==> inputs of 10-13 <==
==> flow/design.v <==
module division(input clk, input rst, input start, input [31:0] dividendo, divisor,
                output [31:0] cociente, residuo, output done);
reg [31:0] shift_register;
reg [31:0] pre_divisor;
reg [31:0] cont;
reg idle;                       
reg done_r;                     
reg [15:0] resta, pre_cocido, res, cocido;
always @ (posedge clk) begin
  done_r <= 1'b0;
  if (rst) begin
    idle = 1'b1;
  end else if (idle) begin
    if (start) begin
      cont = 32'b0;
      shift_register = {8'b0, dividendo[15:0]};
      pre_cocido = 16'b0;
      pre_divisor = divisor;
      shift_register = shift_register << 1;
      cont = cont + 1'b1;
      idle = 1'b0;
    end
  end else begin
    if (cont < 5'd17) begin
      if (shift_register[31:16] < pre_divisor[15:0]) begin
        pre_cocido = pre_cocido << 1;
      end else begin
        resta = shift_register[31:16] - pre_divisor[15:0];
        pre_cocido = pre_cocido << 1;
        pre_cocido[0] = 1'b1;
        shift_register[31:16] = resta;
      end
      shift_register = shift_register << 1;
      cont = cont + 1'b1;
    end else begin
      cocido = pre_cocido;
      res = shift_register[31:16]>>1;
      idle = 1'b1;
      done_r <= 1'b1;
    end
  end
end
assign cociente = {16'b0, cocido};
assign residuo = {16'b0, res};
assign done = done_r;
endmodule
==> flow/run.sh <==
#!/bin/bash
# the make line also repeats each setting of config.mk as NAME=value (left out here)
make -C /OpenROAD-flow-scripts/flow DESIGN_CONFIG=/design/flow/config.mk WORK_HOME=/design/flow/orfs CLKGATE_MAP_FILE= finish
==> flow/config.mk <==
export PLATFORM = sky130hd
export DESIGN_NAME = division
export DESIGN_NICKNAME = division
export VERILOG_FILES = /design/flow/design.v
export SDC_FILE = /design/flow/constraint.sdc
export NUM_CORES = 4
export LEC_CHECK = 0
export ABC_AREA = 1
export CAP_MARGIN = 20
export CORE_MARGIN = 2
export CORE_UTILIZATION = 72
export CTS_CLUSTER_DIAMETER = 193
export CTS_CLUSTER_SIZE = 95
export PLACE_DENSITY = 0.6
export SETUP_SLACK_MARGIN = 0.13
export SLEW_MARGIN = 20
==> flow/constraint.sdc <==
create_clock -name core_clock -period 2.46 [get_ports {clk}]
set_input_delay 0.4920 -clock core_clock [delete_from_list [all_inputs] [get_ports {clk}]]
set_output_delay 0.4920 -clock core_clock [all_outputs]
set_load 0.01 [all_outputs]
==> 08-24: changes against 10-13 <==
Settings changed: ABC_AREA 1 to not set, CTS_CLUSTER_DIAMETER 193 to not set, CTS_CLUSTER_SIZE 95 to not set, SETUP_SLACK_MARGIN 0.13 to not set.
==> flow/constraint.sdc (replaced) <==
create_clock -name core_clock -period 4.04 [get_ports {clk}]
set_input_delay 0.8080 -clock core_clock [delete_from_list [all_inputs] [get_ports {clk}]]
set_output_delay 0.8080 -clock core_clock [all_outputs]
set_load 0.01 [all_outputs]
==> qor summary <==
item                                                  10-13          08-24
Met2 Wirelength                                7860 microns   7370 microns
Number of clock buffers in the layout                    18             17
Global routing usage on met3                          7.25%          7.55%
Fraction of cell area in non-clock buffers            9.35%          9.57%
Routed length on met1                          6170 microns   5140 microns
Average cell area after synthesis                9.23 sq um     12.9 sq um
Biggest consumer                                  registers          clock
Register-to-register setup slack                    0.26 ns        0.78 ns
Stage-log warning count                                  62             61
Wire length of the first global-routing pass  24900 microns  22500 microns
GR Util met2                                          53.4%          53.4%
Met3 routed WL                                 1070 microns   1120 microns
Headroom to the max-slew limit                        57.2%          34.9%
Peak clock frequency supported by timing          0.455 GHz      0.306 GHz
Overall Power                                       5470 uW        3450 uW
Crit-path max FO                                          8             16
Synthesis area per yosys                      0.00708 sq mm  0.00624 sq mm
Switch Pwr                                          1400 uW         795 uW
Worst endpoint required time                        2.75 ns        4.39 ns
Outcome                            timing/DRC/antenna clean  timing/DRC/antenna clean
Power share of the combinational group                10.5%           8.4%
Power per cell area                             650 mW/mm^2    460 mW/mm^2
Final HPWL from detailed placement            10200 microns   7620 microns
Clock group total power                             2340 uW        1600 uW

* * *

==> 12-04 <==
// division: RTL as listed in full above, without the edits since
make LEC_CHECK=0 ABC_AREA=1 CAP_MARGIN=20 CORE_MARGIN=2 CORE_UTILIZATION=72 PLACE_DENSITY=0.6 SLEW_MARGIN=20 finish   # period 2.55 ns
run.sh (not shown) runs the stock make flow with config.mk's settings and CLKGATE_MAP_FILE=.
==> inputs of 06-27, as changes to 12-04 <==
Settings changed: CTS_CLUSTER_DIAMETER from default to 353, CTS_CLUSTER_SIZE from default to 99, TNS_END_PERCENT from default to 5.
==> flow/constraint.sdc (replaced) <==
create_clock -name core_clock -period 2.74 [get_ports {clk}]
set_input_delay 0.5480 -clock core_clock [delete_from_list [all_inputs] [get_ports {clk}]]
set_output_delay 0.5480 -clock core_clock [all_outputs]
set_load 0.01 [all_outputs]
==> inputs of 11-09, as changes to 12-04 <==
Settings changed: CORE_UTILIZATION 72 to 68, SETUP_SLACK_MARGIN from default to 0.61.
==> flow/constraint.sdc (replaced) <==
create_clock -name core_clock -period 2.46 [get_ports {clk}]
set_input_delay 0.4920 -clock core_clock [delete_from_list [all_inputs] [get_ports {clk}]]
set_output_delay 0.4920 -clock core_clock [all_outputs]
set_load 0.01 [all_outputs]
==> notes <==
Against 12-04, the hold slack of 11-09 is higher by 0.034 ns.
Between 06-27 and 12-04, the lower utilization is in 06-27 (gap 1.6 points).
Against 12-04, the first-iteration DRC count of 11-09 is larger by about 140%.
12-04 finished with timing, DRC and antenna clean. 11-09 completed, yet does not pass: setup timing. 06-27 finished clean.
Cell area: 06-27 < 12-04 < 11-09.
Against 12-04, the sequential power of 11-09 is higher by about 4%.
==> figures <==
|  | 12-04 | 11-09 | 06-27 |
|---|---|---|---|
| Buffers inserted by post-CTS timing repair | 0 | 33 | 0 |
| Clock Power Share | 0.462 | 0.413 | 0.420 |
| Pwr Total | 5610 µW | 5900 µW | 4800 µW |
| Setup TNS | 0 ns | -2.52 ns | 0 ns |
| DP Wirelength | 10.2 mm | 10.6 mm | 9.96 mm |
| Die height | 103 µm | 106 µm | 103 µm |
| Sum of met2 wire segment lengths after detailed routing | 7.68 mm | 12.2 mm | 7.38 mm |
| Number of gates given a new drive strength after cts | 0 | 74 | 0 |
| Pre-CTS worst setup slack | 0.242 ns | 0.100 ns | 0.342 ns |
| Status | finished clean | finished with violations | finished clean |
| Reasons for failing layout checks | - | setup timing | - |
| Core utilization before placement | 0.734 | 0.692 | 0.734 |
| Cell Int Power | 4300 µW | 4270 µW | 3690 µW |
Power is estimated from default activity; no workload was simulated.
